## CPU
module CPU(clk, rst, memoryData, memoryAddress, dataOut, readSignal, writeSignal, AC);
Size in the first run: about 2800 cells after synthesis, roughly 0.019 mm² of cells after synthesis.
Settings: LEC_CHECK=0, ABC_AREA=1, CAP_MARGIN=20, CORE_MARGIN=2, CORE_UTILIZATION=68, CTS_CLUSTER_DIAMETER=340, CTS_CLUSTER_SIZE=99, PLACE_DENSITY=0.6, SETUP_SLACK_MARGIN=-1.24, SLEW_MARGIN=20; clock period 44.8 ns.
run.sh (not shown) runs the stock make flow with config.mk's settings and CLKGATE_MAP_FILE=.
==> next run, changes <==
- ABC_AREA: 1 -> not set
- CORE_UTILIZATION: 68 -> 40
- CTS_CLUSTER_DIAMETER: 340 -> not set
- CTS_CLUSTER_SIZE: 99 -> not set
- SETUP_SLACK_MARGIN: -1.24 -> not set
- clock period: 44.8 -> 42.0 ns (I/O delays scaled with it)
What happened: The changed run finished with timing, DRC and antenna clean. Setup slack is worse by 6000 ps. Final area went up by a few percent. Final cell count went down by a few percent. Synthesized cell count went down by about a fifth. Wire length went up by roughly a tenth. Core utilization went down by 30 points.
==> next run, changes <==
- ABC_AREA: not set -> 1
- CORE_UTILIZATION: 40 -> 58
- clock period: 42.0 -> 28.8 ns (I/O delays scaled with it)
=> The changed run produced a clean layout. Sequential power grows by 46%. Global-route usage grows by 9.5 points. Die area shrinks by 31%. Combinational power grows by 67%. Flip-flop count is unchanged.


The RTL this note starts from:
==> flow/design.v <==
module CPU(clk, rst, memoryData, memoryAddress, dataOut, readSignal, writeSignal, AC);
input clk;
input rst;  
input [15:0] memoryData;
reg [3:0] state;
reg [5:0] PC;
reg [10:0] MAR;
reg signed [15:0] MBR;
reg [3:0] opcode;
reg M;
reg [15:0] IR;
reg zeroFlag, overflowFlag, carryFlag, negativeFlag;
output reg readSignal;
output reg writeSignal;
output reg signed [15:0] AC;
output reg [15:0] dataOut; 
output reg [10:0] memoryAddress;
reg signed [15:0] result;
parameter Load = 4'd1, Store = 4'd2, Add = 4'd3, Sub = 4'd4, Mul = 4'd5, Div = 4'd6 , Branch = 4'd7, BRZ = 4'd8;
always @ (posedge clk) begin
	if (rst) begin
	PC <= 0;
	state = 0;
	AC <= 0;
	dataOut <= 0;
	memoryAddress <= 0;
	zeroFlag = 0;
	overflowFlag = 0;
	carryFlag = 0;
	negativeFlag = 0;
	readSignal = 1;
	writeSignal = 0;
	end
	else
	case (state)
		0: begin  
			MAR <= PC;
			state = 1;
		end
		1: begin  
			writeSignal = 0;
			readSignal = 1;
			memoryAddress <= MAR;
			PC <= PC + 1;
			state = 2;
		end
		2:state = 3;  
		3: begin
			MBR <= memoryData;
			state = 4;
		end
		4: begin
			IR <= MBR;
			state = 5;
		end
		5: begin  
			opcode <= IR[15:12];
			M <= IR[11];
			MAR <= IR[10:0];
			state = 6;
		end
		6: begin
				if (opcode == Branch) begin  
					PC <= MAR; 
					state = 0;
				end
				else if (opcode == BRZ) begin  
					if(zeroFlag == 1 && M == 1) begin
						PC <= MAR;
						state = 0;
					end
					else begin
						state = 0;
					end
				end
				else begin
					state = 7;
				end
		end
		7: begin
			if (opcode == Store) begin
				memoryAddress <= MAR;
			end
			state = 8;
		end
		8: begin
			if (opcode == Store) begin  
				writeSignal = 1;
				readSignal = 0;
				dataOut <= AC;
				state = 0;
			end
			else begin
				state = 9;
			end
		end
		9: begin
			writeSignal = 0;
			readSignal = 1;
			if(M == 1) begin
				memoryAddress <= MAR;
			end
			state = 10;
			end
		10: begin
			state = 11;
		end
		11: begin
			if (M == 1) begin
				MBR <= memoryData;
			end
			else if (M == 0) begin
				MBR <= $signed(IR[10:0]);
			end
			state = 12;
		end
		12: begin  
			if (opcode == Load) begin  
				AC <= MBR;
				state = 0;
			end
			else if (opcode != Add && opcode != Sub && opcode != Mul && opcode != Div) begin  
				state = 0;
			end
			else begin
				case(opcode)
				Add :  
					begin
					{carryFlag, result} = AC + MBR;
					zeroFlag = (result==0)? 1:0;
					if(AC[15]==MBR[15]) begin
					  if(MBR[15]==result[15])begin
					  overflowFlag = 0;
					  end
					  else begin
					  overflowFlag = 1;
					  end
					end
					else begin
					overflowFlag = 0;
					end						
					negativeFlag =(result[15]==1)? 1:0;	
					end
				Sub :  
					begin
					{carryFlag, result} = AC - MBR;
					zeroFlag = (result==0)? 1:0;
					if(AC[15]==MBR[15]) begin
					  if(MBR[15]==result[15])begin
					  overflowFlag = 0;
					  end
					  else begin
					  overflowFlag = 1;
					  end
					end
					else begin
					overflowFlag = 0;
					end
					negativeFlag =(result[15]==1)? 1:0;
					end
				Mul :  
					begin
					result = AC * MBR;
					zeroFlag = (result==0)? 1:0;
					if(result > 16'h0FFF || result < 16'hF000) begin
					overflowFlag = 1;
					end
					else begin
						overflowFlag = 0;
					end
					negativeFlag =(result[15]==1)? 1:0;
					end	
				Div :  
					begin
					if (MBR == 0) result = 0;  
					else result = AC / MBR;
					zeroFlag = (result==0)? 1:0;
					negativeFlag =(result[15]==1)? 1:0;
					end						
			endcase  
			AC <= result;
			state = 0;
			end
		end
	endcase
end
endmodule
Settings: LEC_CHECK=0, ABC_AREA=0, CAP_MARGIN=5, CELL_PAD_IN_SITES_DETAIL_PLACEMENT=2, CELL_PAD_IN_SITES_GLOBAL_PLACEMENT=1, CORE_ASPECT_RATIO=0.52, CORE_MARGIN=5, CORE_UTILIZATION=50, CTS_CLUSTER_DIAMETER=252, CTS_CLUSTER_SIZE=25, GPL_ROUTABILITY_DRIVEN=1, GPL_TIMING_DRIVEN=0, MAX_ROUTING_LAYER=met5, PLACE_DENSITY_LB_ADDON=0.06, SLEW_MARGIN=10; clock period 35.8 ns.
The baseline never finished: it broke off in detailed placement.
Edit:
- CAP_MARGIN: 5 -> 10
- CELL_PAD_IN_SITES_DETAIL_PLACEMENT: 2 -> default
- CELL_PAD_IN_SITES_GLOBAL_PLACEMENT: 1 -> default
- CORE_ASPECT_RATIO: 0.52 -> 0.95
- CORE_UTILIZATION: 50 -> 63
- CTS_CLUSTER_DIAMETER: 252 -> 44
- CTS_CLUSTER_SIZE: 25 -> default
- GPL_ROUTABILITY_DRIVEN: 1 -> default
- GPL_TIMING_DRIVEN: 0 -> default
- MAX_ROUTING_LAYER: met5 -> met4
- PLACE_DENSITY_LB_ADDON: 0.06 -> 0.19
- SETUP_SLACK_MARGIN: default -> 5.0
What happened: Now the flow produced a clean layout; synthesized cell count does not change; die size went down by about a fifth; synthesized area stays the same.
Edit:
- CAP_MARGIN: 10 -> 20
- CORE_MARGIN: 5 -> 2
- CORE_UTILIZATION: 63 -> 71
- CTS_CLUSTER_SIZE: default -> 74
- TNS_END_PERCENT: default -> 5
- clock period: 35.8 -> 27.5 ns (I/O delays scaled with it)
Now the flow failed in global routing with GRT-0232. Die size fell by 17%. Synthesized cell count stays the same. Synthesized area does not change.
Edit:
- CAP_MARGIN: 20 -> 10
- CORE_UTILIZATION: 71 -> 63
- CTS_CLUSTER_SIZE: 74 -> default
- PLACE_DENSITY_LB_ADDON: 0.19 -> default
- TNS_END_PERCENT: 5 -> default
- clock period: 27.5 -> 29.9 ns (I/O delays scaled with it)
With this change the flow produced a clean layout.
Synthesized area stays the same.
Die area grows by roughly a tenth.
Synthesized cell count is unchanged.
Power is estimated from default activity; no workload was simulated.
